==> inputs of v30 <==
==> flow/design.v <==
module baud_gen #(
    parameter DIV_WIDTH = 20
)(
    input  wire                 clk,
    input  wire                 rst_n,
    input  wire [DIV_WIDTH-1:0] divisor,
    output reg                  tick_16x
);
    reg [DIV_WIDTH-1:0] counter;
    always @(posedge clk or negedge rst_n) begin
        if (!rst_n) begin
            counter  <= 0;
            tick_16x <= 0;
        end else begin
            if (divisor <= 1) begin
                tick_16x <= 1'b0;
                counter  <= 0;
            end
            else if (counter == divisor - 1) begin
                tick_16x <= 1'b1;
                counter  <= 0;
            end 
            else begin
                tick_16x <= 1'b0;
                counter  <= counter + 1;
            end
        end
    end
endmodule
module sync_fifo #(
    parameter DATA_WIDTH = 8,
    parameter DEPTH      = 16
)(
    input  wire                  clk,
    input  wire                  rst_n,
    input  wire                  wr_en,
    input  wire [DATA_WIDTH-1:0] din,
    input  wire                  rd_en,
    output wire [DATA_WIDTH-1:0] dout,  
    output wire                  full,
    output wire                  empty
);
    localparam PTR_WIDTH = $clog2(DEPTH);
    reg [DATA_WIDTH-1:0] mem [0:DEPTH-1];
    reg [PTR_WIDTH:0]    count;
    reg [PTR_WIDTH-1:0]  wr_ptr, rd_ptr;
    assign dout  = mem[rd_ptr];
    assign full  = (count == DEPTH);
    assign empty = (count == 0);
    always @(posedge clk or negedge rst_n) begin
        if (!rst_n) begin
            count  <= 0;
            wr_ptr <= 0;
            rd_ptr <= 0;
        end else begin
            case ({wr_en && !full, rd_en && !empty})
                2'b10: begin  
                    mem[wr_ptr] <= din;
                    wr_ptr      <= (wr_ptr == DEPTH-1) ? 0 : wr_ptr + 1;
                    count       <= count + 1;
                end
                2'b01: begin  
                    rd_ptr      <= (rd_ptr == DEPTH-1) ? 0 : rd_ptr + 1;
                    count       <= count - 1;
                end
                2'b11: begin  
                    mem[wr_ptr] <= din;
                    wr_ptr      <= (wr_ptr == DEPTH-1) ? 0 : wr_ptr + 1;
                    rd_ptr      <= (rd_ptr == DEPTH-1) ? 0 : rd_ptr + 1;
                end
                default: ; 
            endcase
        end
    end
endmodule
module uart_tx (
    input  wire       clk,
    input  wire       rst_n,
    input  wire       tx_start,     
    input  wire [7:0] din,          
    input  wire       s_tick,
    output reg        tx_busy,     
    output reg        tx
);
    localparam [1:0] IDLE=0, START=1, DATA=2, STOP=3;
    reg [1:0] state, next_state;
    reg [3:0] s_count;
    reg [2:0] n_count;
    reg [7:0] tx_reg;
    always @(posedge clk or negedge rst_n) begin
        if (!rst_n) begin
            state   <= IDLE;
            s_count <= 0;
            n_count <= 0;
            tx_reg  <= 0;
            tx      <= 1'b1;
        end else begin
            state <= next_state;
            case (state)
                IDLE: begin
                    tx <= 1'b1;
                    if (tx_start) begin
                        tx_reg  <= din;
                        s_count <= 0;
                    end
                end
                START: begin
                    tx <= 1'b0;
                    n_count <= 0; 
                    if (s_tick) s_count <= (s_count == 15) ? 0 : s_count + 1;
                end
                DATA: begin
                    tx <= tx_reg[0];  
                    if (s_tick) begin
                        if (s_count == 15) begin
                            s_count <= 0;
                            tx_reg  <= tx_reg >> 1;
                            if (n_count < 7) n_count <= n_count + 1;
                        end else s_count <= s_count + 1;
                    end
                end
                STOP: begin
                    tx <= 1'b1;
                    if (s_tick) begin
                        if (s_count == 15) s_count <= 0;
                        else s_count <= s_count + 1;
                    end
                end
            endcase
        end
    end
    always @(*) begin
        next_state = state;
        tx_busy    = 1'b1; 
        case (state)
            IDLE: begin
                tx_busy = 1'b0; 
                if (tx_start) next_state = START;
            end
            START: if (s_tick && s_count == 15) next_state = DATA;
            DATA:  if (s_tick && s_count == 15 && n_count == 7) next_state = STOP;
            STOP:  if (s_tick && s_count == 15) next_state = IDLE;
        endcase
    end
endmodule
module uart_rx (
    input  wire       clk,
    input  wire       rst_n,
    input  wire       rx,          
    input  wire       s_tick,
    output reg  [7:0] dout,
    output reg        rx_done_tick
);
    localparam [1:0] IDLE=0, START=1, DATA=2, STOP=3;
    reg [1:0] state, next_state;
    reg [3:0] s_count;
    reg [2:0] n_count;
    reg [7:0] rx_reg;
    always @(posedge clk or negedge rst_n) begin
        if (!rst_n) begin
            state   <= IDLE;
            s_count <= 0;
            n_count <= 0;
            rx_reg  <= 0;
            dout    <= 0;
            rx_done_tick <= 0;
        end else begin
            state <= next_state;
            rx_done_tick <= 1'b0;
            case (state)
                IDLE: if (~rx) s_count <= 0;
                START: begin
                    n_count <= 0;  
                    if (s_tick) s_count <= (s_count == 7) ? 0 : s_count + 1;
                end
                DATA: if (s_tick) begin
                    if (s_count == 15) begin
                        s_count <= 0;
                        rx_reg <= {rx, rx_reg[7:1]};
                        if (n_count < 7) n_count <= n_count + 1;
                    end else s_count <= s_count + 1;
                end
                STOP: if (s_tick) begin
                    if (s_count == 15) begin
                         rx_done_tick <= 1'b1;
                         dout <= rx_reg;
                         s_count <= 0;
                    end else s_count <= s_count + 1;
                end
            endcase
        end
    end
    always @(*) begin
        next_state = state;
        case (state)
            IDLE:  if (~rx) next_state = START;
            START: if (s_tick && s_count == 7) next_state = (~rx) ? DATA : IDLE;
            DATA:  if (s_tick && s_count == 15 && n_count == 7) next_state = STOP;
            STOP:  if (s_tick && s_count == 15) next_state = IDLE;
        endcase
    end
endmodule
    module apb_uart (
    input  wire        pclk,
    input  wire        presetn,
    input  wire [31:0] paddr,
    input  wire        psel,
    input  wire        penable,
    input  wire        pwrite,
    input  wire [31:0] pwdata,
    output reg  [31:0] prdata,
    output wire        pready,
    output wire        pslverr,
    output wire        tx_o,
    input  wire        rx_i
);
    initial begin
        if (16 < 2) $error("FIFO DEPTH must be >= 2");
    end
    wire rst_n = presetn; 
    assign pready  = 1'b1;   
    assign pslverr = 1'b0;
    reg rx_sync1, rx_sync2;
    always @(posedge pclk or negedge rst_n) begin
        if (!rst_n) begin
            rx_sync1 <= 1'b1;
            rx_sync2 <= 1'b1;
        end else begin
            rx_sync1 <= rx_i;
            rx_sync2 <= rx_sync1; 
        end
    end
    reg  [19:0] baud_divisor;
    wire        s_tick;
    wire [7:0]  tx_fifo_out, rx_fifo_out, rx_data_raw;
    wire        tx_full, tx_empty, rx_full, rx_empty;
    wire        rx_done_tick;
    wire        uart_tx_busy;
    reg         tx_fifo_rd_en;
    reg         uart_tx_start;
    reg  [7:0]  uart_tx_data_latched;
    wire wr_en = psel & penable & pwrite;
    wire rd_en = psel & penable & ~pwrite;
    wire [3:0] addr = paddr[3:0];
    localparam [1:0] S_TX_IDLE = 0, S_TX_POP = 1, S_TX_START = 2;
    reg [1:0] tx_fsm_state;
    always @(posedge pclk or negedge rst_n) begin
        if (!rst_n) begin
            tx_fsm_state   <= S_TX_IDLE;
            tx_fifo_rd_en  <= 0;
            uart_tx_start  <= 0;
            uart_tx_data_latched <= 0;
        end else begin
            tx_fifo_rd_en <= 0;
            uart_tx_start <= 0;
            case (tx_fsm_state)
                S_TX_IDLE: begin
                    if (!tx_empty && !uart_tx_busy && !uart_tx_start) begin  
                        tx_fifo_rd_en <= 1; 
                        uart_tx_data_latched <= tx_fifo_out;
                        tx_fsm_state <= S_TX_START;
                    end
                end
                S_TX_START: begin
                    uart_tx_start <= 1; 
                    tx_fsm_state  <= S_TX_IDLE;
                end
                default: tx_fsm_state <= S_TX_IDLE;
            endcase
        end
    end
    always @(posedge pclk or negedge rst_n) begin
        if (!rst_n) baud_divisor <= 20'd325;
        else if (wr_en && addr == 4'h08) baud_divisor <= pwdata[19:0];
    end
    always @(*) begin
        prdata = 32'b0;
        case (addr)
            4'h00: prdata = {24'b0, rx_fifo_out}; 
            4'h04: prdata = {30'b0, rx_empty, tx_full};
            4'h08: prdata = {12'b0, baud_divisor};
            default: prdata = 32'b0;
        endcase
    end
    baud_gen #(.DIV_WIDTH(20)) u_baud (
        .clk(pclk), .rst_n(rst_n),
        .divisor(baud_divisor), .tick_16x(s_tick)
    );
    sync_fifo #(.DATA_WIDTH(8), .DEPTH(16)) u_tx_fifo (
        .clk(pclk), .rst_n(rst_n),
        .wr_en(wr_en && (addr == 4'h00)),
        .din(pwdata[7:0]),
        .rd_en(tx_fifo_rd_en), 
        .dout(tx_fifo_out), 
        .full(tx_full), .empty(tx_empty)
    );
    uart_tx u_tx (
        .clk(pclk), .rst_n(rst_n),
        .tx_start(uart_tx_start),
        .din(uart_tx_data_latched),
        .s_tick(s_tick),
        .tx_busy(uart_tx_busy),
        .tx(tx_o)
    );
    sync_fifo #(.DATA_WIDTH(8), .DEPTH(16)) u_rx_fifo (
        .clk(pclk), .rst_n(rst_n),
        .wr_en(rx_done_tick),
        .din(rx_data_raw),
        .rd_en(rd_en && (addr == 4'h00)),
        .dout(rx_fifo_out),
        .full(rx_full), .empty(rx_empty)
    );
    uart_rx u_rx (
        .clk(pclk), .rst_n(rst_n),
        .rx(rx_sync2), 
        .s_tick(s_tick),
        .dout(rx_data_raw),
        .rx_done_tick(rx_done_tick)
    );
endmodule
==> flow/run.sh <==
#!/bin/bash
# the make line also repeats each setting of config.mk as NAME=value (left out here)
make -C /OpenROAD-flow-scripts/flow DESIGN_CONFIG=/design/flow/config.mk WORK_HOME=/design/flow/orfs CLKGATE_MAP_FILE= finish
==> flow/config.mk <==
export PLATFORM = sky130hd
export DESIGN_NAME = apb_uart
export DESIGN_NICKNAME = apb_uart
export VERILOG_FILES = /design/flow/design.v
export SDC_FILE = /design/flow/constraint.sdc
export NUM_CORES = 4
export LEC_CHECK = 0
export ABC_AREA = 1
export CAP_MARGIN = 40
export CORE_MARGIN = 2
export CORE_UTILIZATION = 72
export CTS_CLUSTER_DIAMETER = 364
export CTS_CLUSTER_SIZE = 15
export GPL_ROUTABILITY_DRIVEN = 0
export PLACE_DENSITY_LB_ADDON = 0.01
export SETUP_SLACK_MARGIN = -0.25
export SLEW_MARGIN = 20
==> flow/constraint.sdc <==
create_clock -name core_clock -period 2.76 [get_ports {pclk}]
set_input_delay 0.5520 -clock core_clock [delete_from_list [all_inputs] [get_ports {pclk}]]
set_output_delay 0.5520 -clock core_clock [all_outputs]
set_load 0.01 [all_outputs]
==> v8: changes against v30 <==
- CAP_MARGIN: 40 -> 35
- CORE_ASPECT_RATIO: not set -> 1.03
- CTS_CLUSTER_DIAMETER: 364 -> 354
- CTS_CLUSTER_SIZE: 15 -> 24
- MIN_ROUTING_LAYER: not set -> met1
- SETUP_SLACK_MARGIN: -0.25 -> -0.09
==> flow/constraint.sdc (replaced) <==
create_clock -name core_clock -period 2.71 [get_ports {pclk}]
set_input_delay 0.5420 -clock core_clock [delete_from_list [all_inputs] [get_ports {pclk}]]
set_output_delay 0.5420 -clock core_clock [all_outputs]
set_load 0.01 [all_outputs]
==> v5: changes against v30 <==
- CAP_MARGIN: 40 -> 20
- CTS_CLUSTER_DIAMETER: 364 -> 362
- GPL_ROUTABILITY_DRIVEN: 0 -> not set
- SETUP_SLACK_MARGIN: -0.25 -> not set
==> flow/constraint.sdc (replaced) <==
create_clock -name core_clock -period 2.72 [get_ports {pclk}]
set_input_delay 0.5440 -clock core_clock [delete_from_list [all_inputs] [get_ports {pclk}]]
set_output_delay 0.5440 -clock core_clock [all_outputs]
set_load 0.01 [all_outputs]
==> notes <==
- v5 ran to the end with violations: hold timing, setup timing. v30 finished but fails on setup timing. v8 reached the layout checks and failed them: setup timing.
- Cell area is about the same in v5 and v30.
- Synthesized cell count is the same in v5 and v8.
- Clock power, lowest first: v8, v30, v5.
- Core utilization: v5 is lower than v30 (0.17 points).
Power is estimated from default activity; no workload was simulated.
